== run A ==
Design distorter_pipelined_368, start of the top module:
module distorter_pipelined_368 #(parameter INT_WIDTH = 4,
                                 FRACT_WIDTH = 12,
                                 DATA_WIDTH = INT_WIDTH + FRACT_WIDTH)
                                (input wire clk_368,
                                 input wire rst_n,
                                 input wire signed [DATA_WIDTH-1 : 0] in_r,
                                 input wire signed [DATA_WIDTH-1 : 0] in_i,
                                 input wire signed [DATA_WIDTH-1 : 0] a10_r,
                                 input wire signed [DATA_WIDTH-1 : 0] a10_i,
                                 input wire signed [DATA_WIDTH-1 : 0] a30_r,
                                 input wire signed [DATA_WIDTH-1 : 0] a30_i,
                                 input wire signed [DATA_WIDTH-1 : 0] a50_r,
                                 input wire signed [DATA_WIDTH-1 : 0] a50_i,
                                 output reg signed [DATA_WIDTH-1 : 0] out_r,
                                 output reg signed [DATA_WIDTH-1 : 0] out_i);
    wire signed [2*DATA_WIDTH-1 : 0] xin_r, xin_i;
  ...
clock: 8.64 ns
lec_check: 0
cap_margin: 20
core_margin: 2
core_utilization: 25
slew_margin: 20
run.sh (not shown) runs the stock make flow with config.mk's settings and CLKGATE_MAP_FILE=.
diff inputs: run A => run B
Settings: CORE_UTILIZATION changed from 25 to 72; HOLD_SLACK_MARGIN newly set to 0.29; PLACE_DENSITY_LB_ADDON newly set to 0.01; CTS_CLUSTER_SIZE newly set to 72; SETUP_SLACK_MARGIN newly set to 2.01; the clock period (ns, I/O delays scaled along) changed from 8.64 to 6.86.
Findings:
- Run B: flow complete, layout not clean; failing: negative setup slack
- Run B against run A: met1 capacity usage during global routing increased 34 points, number of buffers outside the clock class in the layout picked up an extra 230%.
- Diff run A -> run B: layout-stage area growth over the synthesis result grew by 6.8 points, routed wire length grew by about 11%, maximum count of clock buffers along a single path shrank by 1, worst setup slack shrank by 1.02 ns, count of instances resized after the clock tree is built grew by 568.
- The largest incremental delay on the critical path on run B is in line with that on run A.
- Reported for run A and run B, yosys stat cell total turned out identical to the last digit.
Edits applied to the flow inputs when going from run B to run C:
Settings: CORE_UTILIZATION changed from 72 to 40; HOLD_SLACK_MARGIN removed (was 0.29); SETUP_SLACK_MARGIN removed (was 2.01); CTS_CLUSTER_SIZE removed (was 72); PLACE_DENSITY_LB_ADDON removed (was 0.01); the clock period (ns, I/O delays scaled along) changed from 6.86 to 9.0.
Results
Every stage of the flow completed for run C, and the final layout passed the timing, DRC and antenna checks. Diff run B -> run C | final cell count | up by a few percent. Final area on run C is ahead of run B. Diff run C and run B: count of cells resized by post-cts repair higher in run B. Actual slew at the worst max-slew pin in run C vs run B: up 0.022 ns.
The inputs of run D differ from those of run C as listed below.
Settings: CELL_PAD_IN_SITES_DETAIL_PLACEMENT: unset -> 1; HOLD_SLACK_MARGIN: unset -> 0.07; GPL_ROUTABILITY_DRIVEN: unset -> 0; SETUP_SLACK_MARGIN: unset -> -0.79; CORE_ASPECT_RATIO: unset -> 1.05; CORE_UTILIZATION: 40 -> 30; PLACE_DENSITY_LB_ADDON: unset -> 0.13; SLEW_MARGIN: 20 -> 35; ABC_AREA: unset -> 1; CELL_PAD_IN_SITES_GLOBAL_PLACEMENT: unset -> 1; CTS_CLUSTER_DIAMETER: unset -> 283.
## What came out
As far as number of max-cap violations goes, run C and run D are indistinguishable; the numbers are identical.
Per the comparison of run D with run C, die area shows an increase of 39%; wire length shows an increase of about 30%.
Between run D and run C, it is run D whose summed standard-cell area reported by yosys is higher, by 5200 um2.

---

Starting RTL as in the previous note.
clock: 13.9 ns
lec_check: 0
cap_margin: 20
cell_pad_in_sites_global_placement: 0
core_aspect_ratio: 0.55
core_margin: 2
core_utilization: 32
min_routing_layer: met1
slew_margin: 25
Edit:
--- a/flow/config.mk
+++ b/flow/config.mk
@@ -9,2 +8,0 @@
-export CELL_PAD_IN_SITES_GLOBAL_PLACEMENT = 0
-export CORE_ASPECT_RATIO = 0.55
@@ -12,3 +10,2 @@
-export CORE_UTILIZATION = 32
-export MIN_ROUTING_LAYER = met1
-export SLEW_MARGIN = 25
+export CORE_UTILIZATION = 9
+export SLEW_MARGIN = 20
==> flow/constraint.sdc (replaced) <==
create_clock -name core_clock -period 9.0 [get_ports {clk_368}]
set_input_delay 1.8000 -clock core_clock [delete_from_list [all_inputs] [get_ports {clk_368}]]
set_output_delay 1.8000 -clock core_clock [all_outputs]
set_load 0.01 [all_outputs]
Setup slack gets worse by 4.2 ns.
Register-to-register slack gets worse by 4.2 ns.
Die area grows to 3.5 times its value.
Utilization shrinks by 24 points.
Critical path depth grows by 1.
Final area grows by 13%.
Clock-buffer cell count grows by 10.
Clock skew grows by 0.10 ns.
Synthesized area does not change.
Sequential share of layout area shrinks by 1.5 points.
Edit:
--- a/flow/config.mk
+++ b/flow/config.mk
@@ -10 +10 @@
-export CORE_UTILIZATION = 9
+export CORE_UTILIZATION = 64
==> flow/constraint.sdc (replaced) <==
create_clock -name core_clock -period 3.68 [get_ports {clk_368}]
set_input_delay 0.7360 -clock core_clock [delete_from_list [all_inputs] [get_ports {clk_368}]]
set_output_delay 0.7360 -clock core_clock [all_outputs]
set_load 0.01 [all_outputs]
Outcome:
- The new run finished but failed the layout checks on negative setup slack
- global-route usage climbs by 30 points
- non-clock buffer count climbs by 1476
- area after synthesis is unchanged
Edit:
--- a/flow/config.mk
+++ b/flow/config.mk
@@ -8 +8 @@
-export CAP_MARGIN = 20
+export CAP_MARGIN = 15
@@ -10 +10,4 @@
-export CORE_UTILIZATION = 64
+export CORE_UTILIZATION = 72
+export CTS_CLUSTER_SIZE = 72
+export HOLD_SLACK_MARGIN = 0.29
+export SETUP_SLACK_MARGIN = 0.87
==> flow/constraint.sdc (replaced) <==
create_clock -name core_clock -period 7.09 [get_ports {clk_368}]
set_input_delay 1.4180 -clock core_clock [delete_from_list [all_inputs] [get_ports {clk_368}]]
set_output_delay 1.4180 -clock core_clock [all_outputs]
set_load 0.01 [all_outputs]
After rerunning:
- The new run finished but fails on negative setup slack
- cell area came out lower by a few percent
- via count climbs slightly
- flip-flop count stays the same
- global-route usage goes up by 4.4 points
- non-clock buffer count went down by 737
- maximum frequency is lower by a few percent
- final cell count is lower by a few percent

---

Starting RTL as in the previous note.
==> flow/config.mk <==
export PLATFORM = sky130hd
export DESIGN_NAME = distorter_pipelined_368
export DESIGN_NICKNAME = distorter_pipelined_368
export VERILOG_FILES = /design/flow/design.v
export SDC_FILE = /design/flow/constraint.sdc
export NUM_CORES = 4
export LEC_CHECK = 0
export ABC_AREA = 1
export CAP_MARGIN = 20
export CELL_PAD_IN_SITES_DETAIL_PLACEMENT = 1
export CELL_PAD_IN_SITES_GLOBAL_PLACEMENT = 1
export CORE_ASPECT_RATIO = 1.05
export CORE_MARGIN = 2
export CORE_UTILIZATION = 51
export CTS_CLUSTER_DIAMETER = 283
export SETUP_SLACK_MARGIN = -0.79
export SLEW_MARGIN = 20
==> flow/constraint.sdc <==
create_clock -name core_clock -period 9.0 [get_ports {clk_368}]
set_input_delay 1.8000 -clock core_clock [delete_from_list [all_inputs] [get_ports {clk_368}]]
set_output_delay 1.8000 -clock core_clock [all_outputs]
set_load 0.01 [all_outputs]
Then changed:
Settings changed: ABC_AREA 1 to unset, CAP_MARGIN 20 to 15, CELL_PAD_IN_SITES_DETAIL_PLACEMENT 1 to unset, CELL_PAD_IN_SITES_GLOBAL_PLACEMENT 1 to unset, CORE_ASPECT_RATIO 1.05 to unset, CORE_UTILIZATION 51 to 72, CTS_CLUSTER_DIAMETER 283 to unset, SETUP_SLACK_MARGIN -0.79 to unset.
Clock period 9.0 ns to 5.98 ns, I/O delays scaled along.
After rerunning: This time the run finished with setup timing left. Final cell count went down by about 10%. Clock skew went down by 0.022 ns. Cell area increases by 8.2%. First-iteration DRC count increases by about 80%.
Then changed:
Settings changed: CAP_MARGIN 15 to 20, CORE_UTILIZATION 72 to 40.
Clock period 5.98 ns to 8.64 ns, I/O delays scaled along.
After rerunning:
- The changed run completed with no timing, DRC or antenna violations
- hold slack stays flat
- utilization goes down by 44 points
- wire length decreases by 17%
- non-clock buffer count decreases by 1342
- fmax went down by about 6%
- worst setup slack gets better by 2.2 ns
- via count is lower by 14%
Then changed:
Settings changed: CORE_UTILIZATION 40 to 68, CTS_CLUSTER_DIAMETER set to 93, SETUP_SLACK_MARGIN set to 1.04.
Clock period 8.64 ns to 3.68 ns, I/O delays scaled along.
Outcome:
- This time the run completed and failed the layout checks on setup timing
- core utilization climbs by 40 points
- routed wire length is higher by 13%
- die area decreases by 41%
- cell count hardly moves
- hold slack loses 0.28 ns
- first-iteration DRC count grows by 65%
- worst setup slack gets worse by 4.2 ns

---

distorter_pipelined_368 again, from the RTL that the note above started with.
// distorter_pipelined_368
module distorter_pipelined_368 #(parameter INT_WIDTH = 4,
                                 FRACT_WIDTH = 12,
                                 DATA_WIDTH = INT_WIDTH + FRACT_WIDTH)
                                (input wire clk_368,
                                 input wire rst_n,
                                 input wire signed [DATA_WIDTH-1 : 0] in_r,
                                 input wire signed [DATA_WIDTH-1 : 0] in_i,
                                 input wire signed [DATA_WIDTH-1 : 0] a10_r,
                                 input wire signed [DATA_WIDTH-1 : 0] a10_i,
                                 input wire signed [DATA_WIDTH-1 : 0] a30_r,
                                 input wire signed [DATA_WIDTH-1 : 0] a30_i,
                                 input wire signed [DATA_WIDTH-1 : 0] a50_r,
                                 input wire signed [DATA_WIDTH-1 : 0] a50_i,
                                 output reg signed [DATA_WIDTH-1 : 0] out_r,
                                 output reg signed [DATA_WIDTH-1 : 0] out_i);
Settings: LEC_CHECK=0, ABC_AREA=1, CAP_MARGIN=20, CELL_PAD_IN_SITES_DETAIL_PLACEMENT=2, CELL_PAD_IN_SITES_GLOBAL_PLACEMENT=1, CORE_MARGIN=2, CORE_UTILIZATION=40, CTS_CLUSTER_DIAMETER=283, SETUP_SLACK_MARGIN=-0.79, SLEW_MARGIN=20; clock period 9.0 ns.
Then changed:
==> flow/config.mk (replaced) <==
export PLATFORM = sky130hd
export DESIGN_NAME = distorter_pipelined_368
export DESIGN_NICKNAME = distorter_pipelined_368
export VERILOG_FILES = /design/flow/design.v
export SDC_FILE = /design/flow/constraint.sdc
export NUM_CORES = 4
export LEC_CHECK = 0
export CAP_MARGIN = 20
export CELL_PAD_IN_SITES_GLOBAL_PLACEMENT = 2
export CORE_MARGIN = 2
export CORE_UTILIZATION = 32
export SLEW_MARGIN = 25
==> flow/constraint.sdc (replaced) <==
create_clock -name core_clock -period 13.9 [get_ports {clk_368}]
set_input_delay 2.7800 -clock core_clock [delete_from_list [all_inputs] [get_ports {clk_368}]]
set_output_delay 2.7800 -clock core_clock [all_outputs]
set_load 0.01 [all_outputs]
The new run completed with no timing, DRC or antenna violations.
Synthesized cell count goes down by 16%.
Die area goes up by 19%.
Global-route usage goes down by 9.1 points.
Wire length goes down by 21%.

---

build 70:
Starting RTL as in the previous note.
clock: 6.86 ns
lec_check: 0
cap_margin: 0
core_margin: 2
core_utilization: 72
cts_cluster_size: 72
hold_slack_margin: 0.29
place_density_lb_addon: 0.01
setup_slack_margin: 2.01
slew_margin: 20
Although it ran to completion, build 70 produced a layout that fails the final checks because of setup timing.
Changes in build 16 relative to build 70:
Settings: HOLD_SLACK_MARGIN now -0.08, was 0.29; PLACE_DENSITY_LB_ADDON no longer set, was 0.01; SETUP_SLACK_MARGIN now 0.64, was 2.01; CAP_MARGIN now 15, was 0; SLEW_MARGIN now 40, was 20; the clock period (ns, I/O delays scaled along) now 6.83, was 6.86.
Results
- Build 16 completed end to end; final checks failed (setup timing).
- From build 70 to build 16 the numbers moved as follows: met1 track demand over resource in global routing level, met3 usage moved down.
- Diff build 16 and build 70: initial antenna violation count higher in build 70
- Compared with build 70, build 16 shows a met2 wire length that is about 2.4% lower.
- Worst relative slew slack, build 16 and build 70, lower one = build 70.
- In build 16 relative to build 70, area of all sequential standard cells had gone down slightly.
- The final period utilization in build 16 sits 1.5 points above the value recorded for build 70.
- Looking only at final wirelength, and setting everything else aside, the lower value of build 16 and build 70 goes to build 16.
Inputs modified between build 16 and build 56:
Settings: CAP_MARGIN now 20, was 15; SLEW_MARGIN now 20, was 40; HOLD_SLACK_MARGIN no longer set, was -0.08; PLACE_DENSITY_LB_ADDON now 0.01, previously not set; CTS_CLUSTER_SIZE no longer set, was 72; SETUP_SLACK_MARGIN no longer set, was 0.64; the clock period (ns, I/O delays scaled along) now 7.13, was 6.83.
Findings:
Every stage of build 56 finished as expected; the final checks, on the other hand, flagged setup timing, which means the layout fails. Summary of build 56 over build 16: clock-buffer cell count has increased; time the worst path needs with I/O delays and setup has decreased; delay of the slowest cell on the worst path has remained practically unchanged; global-route usage over all layers has increased; register-to-register slack has increased. Build 56 ended with more final wirelength than build 16. Build 56 ended up with a lower via count than build 16 did. Diff build 16 -> build 56: setup slack after layout saw an increase; CTS buffer count saw an increase.
#### Input delta (build 41 over build 56)
Settings: CORE_UTILIZATION changed from 72 to 40; PLACE_DENSITY_LB_ADDON removed (was 0.01); SETUP_SLACK_MARGIN newly set to -0.79; CELL_PAD_IN_SITES_DETAIL_PLACEMENT newly set to 2; the clock period (ns, I/O delays scaled along) changed from 7.13 to 9.0.
[summary]
Compared to build 56, build 41 has die size 79% higher. In build 41 relative to build 56, detailed placement HPWL had gone up by more than half. Comparing build 56 against build 41, there is no change at all in simple-gate share of the synthesized area. As far as synthesized netlist net count goes, build 41 and build 56 are indistinguishable; the numbers are identical. The lower floorplan utilization came out of build 41. Die span in y was lower in build 56 than in build 41. Build 41 vs build 56, area of the core went up by about 80%. When build 41 is measured against build 56, its placement-stage worst setup slack turns out 0.30 ns higher. When the final numbers for build 56 and build 41 were put side by side, the weighted congestion at the end of routability-driven global placement turned out to be smaller in build 41. Build 41: it failed during 5_1_grt, and the tool reported ODB-0269.
> inputs changed (build 41 -> build 8)
Settings: removing CELL_PAD_IN_SITES_DETAIL_PLACEMENT (formerly 2); changing CORE_UTILIZATION from 40 to 70; changing SETUP_SLACK_MARGIN from -0.79 to 0.74; setting CTS_CLUSTER_DIAMETER to 93 for the first time; changing the clock period (ns, I/O delays scaled along) from 9.0 to 3.68.
==> comparison <==
No crash in build 8: every stage finished, but the layout fails its final checks due to setup timing.
Going from build 41 to build 8, floorplan die height shrinks by 130 um.
| placement row count | higher: build 41 |
Build 41 → build 8: post-place setup slack down 3.26 ns, number of clock buffers inserted by TritonCTS down 3, global placement routability congestion up about 6%, initial cell density of the core up 30 points.
Taking build 41 as 1.0, build 8 lands at 0.57 on die area.

---

distorter_pipelined_368 again, from the RTL that the note above started with.
Settings: LEC_CHECK=0, CAP_MARGIN=20, CELL_PAD_IN_SITES_GLOBAL_PLACEMENT=0, CORE_ASPECT_RATIO=0.55, CORE_MARGIN=2, CORE_UTILIZATION=32, GPL_TIMING_DRIVEN=0, MAX_ROUTING_LAYER=met4, MIN_ROUTING_LAYER=met1, SLEW_MARGIN=25, TNS_END_PERCENT=30; clock period 13.9 ns.
Then changed:
- CORE_ASPECT_RATIO: 0.55 -> unset
- GPL_TIMING_DRIVEN: 0 -> unset
- MAX_ROUTING_LAYER: met4 -> unset
- MIN_ROUTING_LAYER: met1 -> met2
- TNS_END_PERCENT: 30 -> unset
=> Critical path depth is higher by 1. Design area is lower by 0.59%. Worst setup slack gets better by 2.2 ns. Area after synthesis does not change. Global-route usage climbs by 2.9 points. Register-to-register slack gets better by 2.2 ns. Clock skew goes up by 0.039 ns. Hold slack loses 0.021 ns. Die area stays flat. Routed wire length falls by 23%.
